==> flow/design.v <==
module booth_sel(
  input [2:0] src,
  output [3:0] sel
);
wire y_add,y,y_sub;
wire sel_negative,sel_double_negative,sel_positive,sel_double_positive;
assign {y_add,y,y_sub} = src;
assign sel_negative =  y_add & (y & ~y_sub | ~y & y_sub);
assign sel_positive = ~y_add & (y & ~y_sub | ~y & y_sub);
assign sel_double_negative =  y_add & ~y & ~y_sub;
assign sel_double_positive = ~y_add &  y &  y_sub;
assign sel={sel_negative,sel_positive,sel_double_negative,sel_double_positive};
endmodule
module booth_result_sel(
  input [3:0] sel,
  input [1:0] src,
  output      p 
);
wire x,x_sub;
wire sel_negative,sel_double_negative,sel_positive,sel_double_positive;
assign {sel_negative,sel_positive,sel_double_negative,sel_double_positive}=sel;
assign {x,x_sub} =src;
assign p = ~(~(sel_negative & ~x) & ~(sel_double_negative & ~x_sub) 
           & ~(sel_positive & x ) & ~(sel_double_positive &  x_sub));
endmodule
module booth_partial
#(
    parameter WIDTH = 34
)
(
  input [2*WIDTH-1:0]  x_src,
  input [2:0] y_src,
  output [2*WIDTH-1:0]   p_result,
  output                cout 
);
wire y_add,y,y_sub;
assign {y_add,y,y_sub} = y_src;
wire [3:0] sel;
wire sel_negative,sel_double_negative,sel_positive,sel_double_positive;
assign {sel_negative,sel_positive,sel_double_negative,sel_double_positive}=sel;
assign cout=sel_negative || sel_double_negative;
booth_sel booth_sel(
    .src    (y_src),
    .sel    (sel)
);
booth_result_sel partial0(.sel (sel), .src ({x_src[0],1'b0}), .p (p_result[0]));
genvar x;
generate for ( x =1;x<WIDTH*2;x=x+1) begin : gen_partial
    booth_result_sel partial(.sel (sel), .src (x_src[x:x-1]), .p (p_result[x]));
end endgenerate
endmodule
module switch_17x68bits(
   input [1155:0] part_group,
      output [1155:0] sw_group
);
wire [67:0] po16,po15,po14,po13,po12,po11,po10,po09,po08,po07,po06,po05,po04,po03,po02,po01,po00;
assign {po16,po15,po14,po13,po12,po11,po10,po09,po08,po07,po06,po05,po04,po03,po02,po01,po00} = part_group;
genvar x;
generate for ( x =0;x<68;x=x+1) begin : gen_switch
    assign sw_group[(x+1)*17-1:x*17] = {po16[x],po15[x],po14[x],po13[x],po12[x],po11[x],po10[x],po09[x],
                                     po08[x],po07[x],po06[x],po05[x],po04[x],po03[x],po02[x],po01[x],po00[x]};
end endgenerate
endmodule
module walloc_17bits(
    input [16:0] src_in,
    input [13:0]  cin,
    output [13:0] cout_group,
    output      cout,s
);
wire [13:0] c;
wire [4:0] first_s;
csa csa0 (.in (src_in[16:14]), .cout (c[4]), .s (first_s[4]) );
csa csa1 (.in (src_in[13:11]), .cout (c[3]), .s (first_s[3]) );
csa csa2 (.in (src_in[10:08]), .cout (c[2]), .s (first_s[2]) );
csa csa3 (.in (src_in[07:05]), .cout (c[1]), .s (first_s[1]) );
csa csa4 (.in (src_in[04:02]), .cout (c[0]), .s (first_s[0]) );
wire [3:0] secnod_s;
csa csa5 (.in ({first_s[4:2]}             ), .cout (c[8]), .s (secnod_s[3]));
csa csa6 (.in ({first_s[1:0],src_in[1]}   ), .cout (c[7]), .s (secnod_s[2]));
csa csa7 (.in ({src_in[0],cin[4:3]}       ), .cout (c[6]), .s (secnod_s[1]));
csa csa8 (.in ({cin[2:0]}                 ), .cout (c[5]), .s (secnod_s[0]));
wire [1:0] thrid_s;
csa csa9 (.in (secnod_s[3:1]          ), .cout (c[10]), .s (thrid_s[1]));
csa csaA (.in ({secnod_s[0],cin[6:5]} ), .cout (c[09]), .s (thrid_s[0]));
wire [1:0] fourth_s;
csa csaB (.in ({thrid_s[1:0],cin[10]} ),  .cout (c[12]), .s (fourth_s[1]));
csa csaC (.in ({cin[9:7]             }),  .cout (c[11]), .s (fourth_s[0]));
wire fifth_s;
csa csaD (.in ({fourth_s[1:0],cin[11]}),  .cout (c[13]), .s (fifth_s));
csa csaE (.in ({fifth_s,cin[13:12]}   ),  .cout (cout),  .s  (s));
assign cout_group = c;
endmodule
module csa(
  input [2:0] in,
  output cout,s
);
wire a,b,cin;
assign a=in[2];
assign b=in[1];
assign cin=in[0];
assign s = a ^ b ^ cin;
assign cout = a & b | b & cin | a & cin;
endmodule
module booth_walloc# (parameter COMPUTER_WIDTH=32,parameter WIDTH =COMPUTER_WIDTH+2)
(
  input               clk           ,
  input               reset         ,
  input  [COMPUTER_WIDTH:0] src1,
  input  [COMPUTER_WIDTH:0] src2,
  input         in_valid,
  output reg    in_ready,
  output reg    out_valid,
  output [COMPUTER_WIDTH*2-1:0] result
);
reg [WIDTH-1:0] multiplier;
reg [WIDTH*2-1:0] multiplicand;
reg first_doing;
wire ready_to_doing;
assign ready_to_doing = in_ready && in_valid;
always@(posedge clk ) begin
      if (reset ) begin
        in_ready <=1'b0;
      end
      else begin
        in_ready<=1'b1;
      end
      if (ready_to_doing) begin
        first_doing<=1'b1;
      end
      else begin
        first_doing <= 1'b0;
      end
      out_valid <= first_doing;
end
always @(posedge clk ) begin
  if (ready_to_doing) begin
    multiplicand <= {{WIDTH{src1[COMPUTER_WIDTH]}},src1};
    multiplier <= {src2[COMPUTER_WIDTH],src2};
  end
end
wire [1155:0] part_group;
wire [16:0]   part_cout;
booth_partial part0 (.x_src (multiplicand), .y_src({multiplier[1:0],1'b0}), 
                        .p_result (part_group[67:0]), .cout(part_cout[0]));
genvar x;
generate for ( x =1;x<17;x=x+1) begin : gen_walloc_partial
booth_partial part (
                    .x_src ({multiplicand[2*WIDTH-1-2*x:0],
                    {2*x{1'b0}}}), 
                    .y_src({multiplier[(x+1)*2-1:x*2-1]}), 
                    .p_result (part_group[(x+1)*68-1:x*68]), .cout(part_cout[x]));
end endgenerate
wire [1155:0] swo_group; 
switch_17x68bits switch (.part_group (part_group), .sw_group (swo_group));
wire [937:0] wt_cout; 
wire [66:0]  wt_c;
wire [67:0]  wt_s;
walloc_17bits walloc00 (.src_in (swo_group[16:0]), .cin({part_cout[13:0]}), 
                    .cout_group (wt_cout[13:0]),  .cout(wt_c[0]), .s (wt_s[0]));
genvar y;
generate for ( y =1;y<67;y=y+1) begin : gen_walloc
walloc_17bits walloc  (.src_in (swo_group[(y+1)*17-1:y*17]), .cin({wt_cout[y*14-1:(y-1)*14]}), 
                    .cout_group (wt_cout[(y+1)*14-1:y*14]),  .cout(wt_c[y]), .s (wt_s[y]));
end endgenerate
walloc_17bits walloc67(.src_in (swo_group[1155:1139]), .cin({wt_cout[937:924]}), 
                    .cout_group (),  .cout(), .s (wt_s[67]));
reg [67:0] wt_s_buf,wt_c_buf;
reg  part_next_highest_bit;
always@(posedge clk ) begin
  if (first_doing) begin
    wt_c_buf <= {wt_c,part_cout[14]};
    wt_s_buf <= {wt_s};
    part_next_highest_bit <= part_cout[15];
  end
end
wire [WIDTH*2-1:0] adder_a;
wire [WIDTH*2-1:0] adder_b;
wire              adder_cin;
wire [WIDTH*2-1:0] adder_result;
wire        adder_cout;
assign adder_a   = wt_c_buf;
assign adder_b   = wt_s_buf;
assign adder_cin = part_next_highest_bit;
assign {adder_cout, adder_result} = adder_a + adder_b + {{WIDTH*2-2{1'b0}},adder_cin};
assign result = adder_result[COMPUTER_WIDTH*2-1:0];
endmodule
make LEC_CHECK=0 CAP_MARGIN=20 CELL_PAD_IN_SITES_DETAIL_PLACEMENT=2 CORE_MARGIN=5 CORE_UTILIZATION=40 GPL_ROUTABILITY_DRIVEN=0 SLEW_MARGIN=20 finish   # period 7.5 ns
run.sh (not shown) runs the stock make flow with config.mk's settings and CLKGATE_MAP_FILE=.
The baseline produced a clean layout.
Change:
CELL_PAD_IN_SITES_DETAIL_PLACEMENT = default   (was 2)
CORE_MARGIN = 2   (was 5)
CORE_UTILIZATION = 36   (was 40)
CTS_CLUSTER_DIAMETER = 307   (was default)
CTS_CLUSTER_SIZE = 100   (was default)
GPL_ROUTABILITY_DRIVEN = default   (was 0)
TNS_END_PERCENT = 15   (was default)
=>
- total power shrinks by 17%
- sequential share of layout area is about the same
- synthesized area stays the same
- critical path depth does not change
- combinational power shrinks by 20%
- register-to-register slack is better by 0.79 ns
Change:
CORE_UTILIZATION = 54   (was 36)
CTS_CLUSTER_DIAMETER = default   (was 307)
CTS_CLUSTER_SIZE = default   (was 100)
TNS_END_PERCENT = default   (was 15)
clock period = 6.67 ns   (was 7.5 ns; I/O delays follow)
The changed run went through all stages and came out clean.
Area after synthesis stays the same.
Combinational power grows by roughly a tenth.
Cell area went down slightly.
Die area drops by a quarter to a third.
Wire length goes down by a few percent.
Cell count fell by a little under a tenth.
Worst setup slack got worse by 0.53 ns.
Global-route usage increases by 11 points.

---

Setup of run A:
Starts from the design.v that is shown in full above.
clock: 5.06 ns
lec_check: 0
cap_margin: 25
cell_pad_in_sites_detail_placement: 2
core_aspect_ratio: 0.55
core_margin: 5
core_utilization: 40
cts_cluster_diameter: 306
gpl_timing_driven: 0
hold_slack_margin: 0.19
max_routing_layer: met4
place_density_lb_addon: 0.22
setup_slack_margin: -0.41
slew_margin: 30
tns_end_percent: 15
The flow ended early for run A: it failed with a tool error in global routing.
Modified inputs, run B compared to run A
Settings: a deleted SETUP_SLACK_MARGIN that had been -0.41; a change of CORE_UTILIZATION from 40 to 70; a deleted HOLD_SLACK_MARGIN that had been 0.19; a deleted CTS_CLUSTER_DIAMETER that had been 306; a deleted CELL_PAD_IN_SITES_DETAIL_PLACEMENT that had been 2; a change of CAP_MARGIN from 25 to 20; an added CTS_CLUSTER_SIZE of 53; a change of TNS_END_PERCENT from 15 to 70; a deleted CORE_ASPECT_RATIO that had been 0.55; a change of CORE_MARGIN from 5 to 2; a change of SLEW_MARGIN from 30 to 20; a deleted GPL_TIMING_DRIVEN that had been 0; a deleted PLACE_DENSITY_LB_ADDON that had been 0.22; a change of the clock period (ns, I/O delays scaled along) from 5.06 to 5.17.
--- outcome ---
Run B finished all stages; however, its layout fails the closing checks, the failures being setup timing.
From run B to run A, share of the synthesized netlist area taken by xor and xnor gates did not move at all.
Relative to run A, detailed-placement wirelength estimate decreased by 59% in run B.
[compare] base=run A new=run B: routability-driven placement congestion ratio shrank by about 7%; die outline width shrank by 200 um; number of sinks handled by clock tree synthesis held steady; setup slack after placement grew by 2.41 ns; cell resize tally after clock tree synthesis shrank by 91%.
Between run A and run B, the flow reports count of placed standard cells including taps decreasing by more than 10%.
Run A → run B: average size of a mapped cell was more or less identical; area after detailed placement saw an increase.
Input changes introduced in run C (baseline for comparison: run B):
Settings: putting CTS_CLUSTER_DIAMETER at 239 where nothing was set; swapping 70 for 69 in CORE_UTILIZATION; swapping 5.17 for 5.36 in the clock period (ns, I/O delays scaled along).
### Flow results
- Going from run B to run C, area growth from synthesis to layout went down by 3.5 points; die boundary width went up by 1.8 um; core box area went up by about 0.75%; final worst-path setup slack went up by 0.21 ns.
- On register share after synthesis, run C tracks run B almost exactly.
- Non-clock buffer count: lower on run C
- Design area on run C is down relative to run B.
- Total power (run C vs. run B) decreases by a few percent
- Summary across run B and run C: the single failing run is run B.
- In run C the worst slew margin relative to its limit turned out 7.9 points lower than in run B.

---

RTL: the design.v shown in full above, as it stands there.
Settings: LEC_CHECK=0, CAP_MARGIN=20, CORE_MARGIN=2, CORE_UTILIZATION=59, SLEW_MARGIN=20, TNS_END_PERCENT=10; clock period 4.59 ns.
The starting point finished but fails on negative setup slack.
==> next run, changes <==
--- a/flow/config.mk
+++ b/flow/config.mk
@@ -9,4 +9,4 @@
 export CORE_MARGIN = 2
 export CORE_UTILIZATION = 59
+export SETUP_SLACK_MARGIN = 1.31
 export SLEW_MARGIN = 20
-export TNS_END_PERCENT = 10
==> flow/constraint.sdc (replaced) <==
create_clock -name core_clock -period 5.07 [get_ports {clk}]
set_input_delay 1.0140 -clock core_clock [delete_from_list [all_inputs] [get_ports {clk}]]
set_output_delay 1.0140 -clock core_clock [all_outputs]
set_load 0.01 [all_outputs]
The changed run finished with negative setup slack left.
Worst setup slack is better by 500 ps.
Routed wire length is higher by 4.8%.
Via count hardly moves.
Total power is lower by 9.2%.
First-iteration DRC count is higher by 12%.
Design area is lower by 1.4%.
Critical path depth is higher by 2.
Sequential power is lower by 9.6%.
Global-route usage is higher by 1.7 points.
==> next run, changes <==
--- a/flow/config.mk
+++ b/flow/config.mk
@@ -8,5 +8,7 @@
 export CAP_MARGIN = 20
 export CORE_MARGIN = 2
-export CORE_UTILIZATION = 59
-export SETUP_SLACK_MARGIN = 1.31
+export CORE_UTILIZATION = 68
+export CTS_CLUSTER_DIAMETER = 299
+export CTS_CLUSTER_SIZE = 99
 export SLEW_MARGIN = 20
+export TNS_END_PERCENT = 10
==> flow/constraint.sdc (replaced) <==
create_clock -name core_clock -period 4.59 [get_ports {clk}]
set_input_delay 0.9180 -clock core_clock [delete_from_list [all_inputs] [get_ports {clk}]]
set_output_delay 0.9180 -clock core_clock [all_outputs]
set_load 0.01 [all_outputs]
The new run finished with negative setup slack left.
Combinational power came out higher by 19%.
Design area is higher by 1.3%.
Cell count came out higher by about 1.8%.
Utilization goes up by 13 points.
Routed wire length grows by about 10%.

---

// booth_walloc: RTL as listed in full above, without the edits since
Settings: LEC_CHECK=0, CAP_MARGIN=20, CORE_MARGIN=2, CORE_UTILIZATION=11, SLEW_MARGIN=20; clock period 10.2 ns.
Change:
- CORE_UTILIZATION: 11 -> 40
- clock period: 10.2 -> 6.67 ns (I/O delays scaled with it)
After rerunning: Area after synthesis does not change; design area is lower by 7.4%; final cell count is lower by about 38%; clock power is higher by about 60%; via count is higher by about 1.7%.
Change:
- CAP_MARGIN: 20 -> 25
- CTS_CLUSTER_DIAMETER: unset -> 306
- TNS_END_PERCENT: unset -> 25
- clock period: 6.67 -> 7.5 ns (I/O delays scaled with it)
- design area went down by 1.3%
- register-to-register slack improves by 0.30 ns
- non-clock buffer count falls by 64
- first-iteration DRC count goes down by about 0.8%
- routed wire length hardly moves
Change:
- CAP_MARGIN: 25 -> 20
- CORE_UTILIZATION: 40 -> 46
- CTS_CLUSTER_DIAMETER: 306 -> 228
- CTS_CLUSTER_SIZE: unset -> 100
- PLACE_DENSITY_LB_ADDON: unset -> 0.24
- TNS_END_PERCENT: 25 -> unset
The changed run passed the timing, DRC and antenna checks.
Area after synthesis does not change.
Non-clock buffer count drops by 15.
Total power shrinks by 0.58%.
First-iteration DRC count shrinks by 3.6%.
Change:
- CORE_UTILIZATION: 46 -> 40
- CTS_CLUSTER_DIAMETER: 228 -> unset
- CTS_CLUSTER_SIZE: 100 -> unset
- PLACE_DENSITY_LB_ADDON: 0.24 -> unset
Register-to-register slack got worse by 0.21 ns.
Via count rises by 0.99%.
Power grows by 0.43%.
Die size grows by 15%.
Setup slack gets better by 0.023 ns.
Critical path depth shrinks by 2.
Worst hold slack gets better by 0.15 ns.
Maximum frequency is higher by 0.34%.
Utilization fell by 6.2 points.
Design area rose by 0.64%.
Count of clock-buffer cells in the layout decreases by 1.
Change:
- ABC_AREA: unset -> 1
- CELL_PAD_IN_SITES_DETAIL_PLACEMENT: unset -> 2
- CORE_MARGIN: 2 -> 5
- CORE_UTILIZATION: 40 -> 47
- GPL_ROUTABILITY_DRIVEN: unset -> 0
- HOLD_SLACK_MARGIN: unset -> 0.06
- MAX_ROUTING_LAYER: unset -> met5
- PLACE_DENSITY_LB_ADDON: unset -> 0.23
=> The new run died in 5_1_grt (GRT-0116). Die size decreases by roughly a tenth. Synthesized area shrinks slightly. Synthesized cell count increases by roughly a tenth.

---

Setup of run 1:
Starts from the design.v that is shown in full above.
Settings: LEC_CHECK=0, CAP_MARGIN=35, CELL_PAD_IN_SITES_DETAIL_PLACEMENT=0, CORE_ASPECT_RATIO=0.95, CORE_MARGIN=2, CORE_UTILIZATION=24, CTS_CLUSTER_DIAMETER=155, CTS_CLUSTER_SIZE=12, GPL_ROUTABILITY_DRIVEN=0, MAX_ROUTING_LAYER=met5, MIN_ROUTING_LAYER=met2, PLACE_DENSITY=0.92, SETUP_SLACK_MARGIN=0.93, SLEW_MARGIN=20; clock period 5.1 ns.
5_1_grt: run 1 exited with error
> inputs changed (run 1 -> run 2)
- a deleted PLACE_DENSITY that had been 0.92
- a deleted CELL_PAD_IN_SITES_DETAIL_PLACEMENT that had been 0
- a deleted CORE_ASPECT_RATIO that had been 0.95
- a change of CAP_MARGIN from 35 to 20
- a change of CORE_UTILIZATION from 24 to 70
- a change of CTS_CLUSTER_SIZE from 12 to 37
- a change of SETUP_SLACK_MARGIN from 0.93 to 0.27
- a deleted MIN_ROUTING_LAYER that had been met2
- a deleted MAX_ROUTING_LAYER that had been met5
- a deleted CTS_CLUSTER_DIAMETER that had been 155
- a deleted GPL_ROUTABILITY_DRIVEN that had been 0
- a change of the clock period (ns, I/O delays scaled along) from 5.1 to 5.07
- The flow ran to completion for all of run 1 and run 2 but run 1, which stopped partway.
- FAIL run 1 @ 5_1_grt: tool exited with error
- Between run 1 and run 2, the flow reports cell count after placement decreasing by more than 10%.
- Re tally of buffers added on design ports: no difference whatsoever between run 1 and run 2.
- Diff run 1..run 2 | number of synthesized register bits | unchanged
- Comparing run 2 against run 1, there is no change at all in number of flops mapped to enable cells by yosys.
- From run 1 to run 2 the numbers moved as follows: number of clock buffers inserted by TritonCTS essentially unchanged, site row count saw a decrease, die boundary height shows a reduction of about 40%, core utilization before placement rose by 46 points, floorplan die area lower.
Edits applied to the flow inputs when going from run 2 to run 3:
- CORE_UTILIZATION now 65, was 70
- CTS_CLUSTER_DIAMETER now 228, previously not set
- SETUP_SLACK_MARGIN no longer set, was 0.27
- CTS_CLUSTER_SIZE now 100, was 37
- the clock period (ns, I/O delays scaled along) now 7.5, was 5.07
--- outcome ---
- Among run 2 and run 3, a clean, completed layout was produced by run 3 alone.
- STATUS run=run 2 STAGES=ALL_DONE FINAL_CHECKS=FAILED CAUSE=negative setup slack
- Vias: run 3 below run 2
- From run 2 to run 3, reported max-cap violation count did not move at all.
- The final cycle utilization of the critical path number comes out higher for run 2 vs run 3.
- Finished layout cell area improves in run 3 relative to run 2.
- Relative to run 2, count of antenna diodes in the layout increased by 1 in run 3.
- In run 3 the area occupied by multi-input gates turned out about 6% lower than in run 2.
- Going from run 2 to run 3, die area grew by a little under 10%.
- Higher arrival time of data at the critical path endpoint among run 2 and run 3: run 2
Power figures rest on the tool's default switching activity, not on a simulated workload.
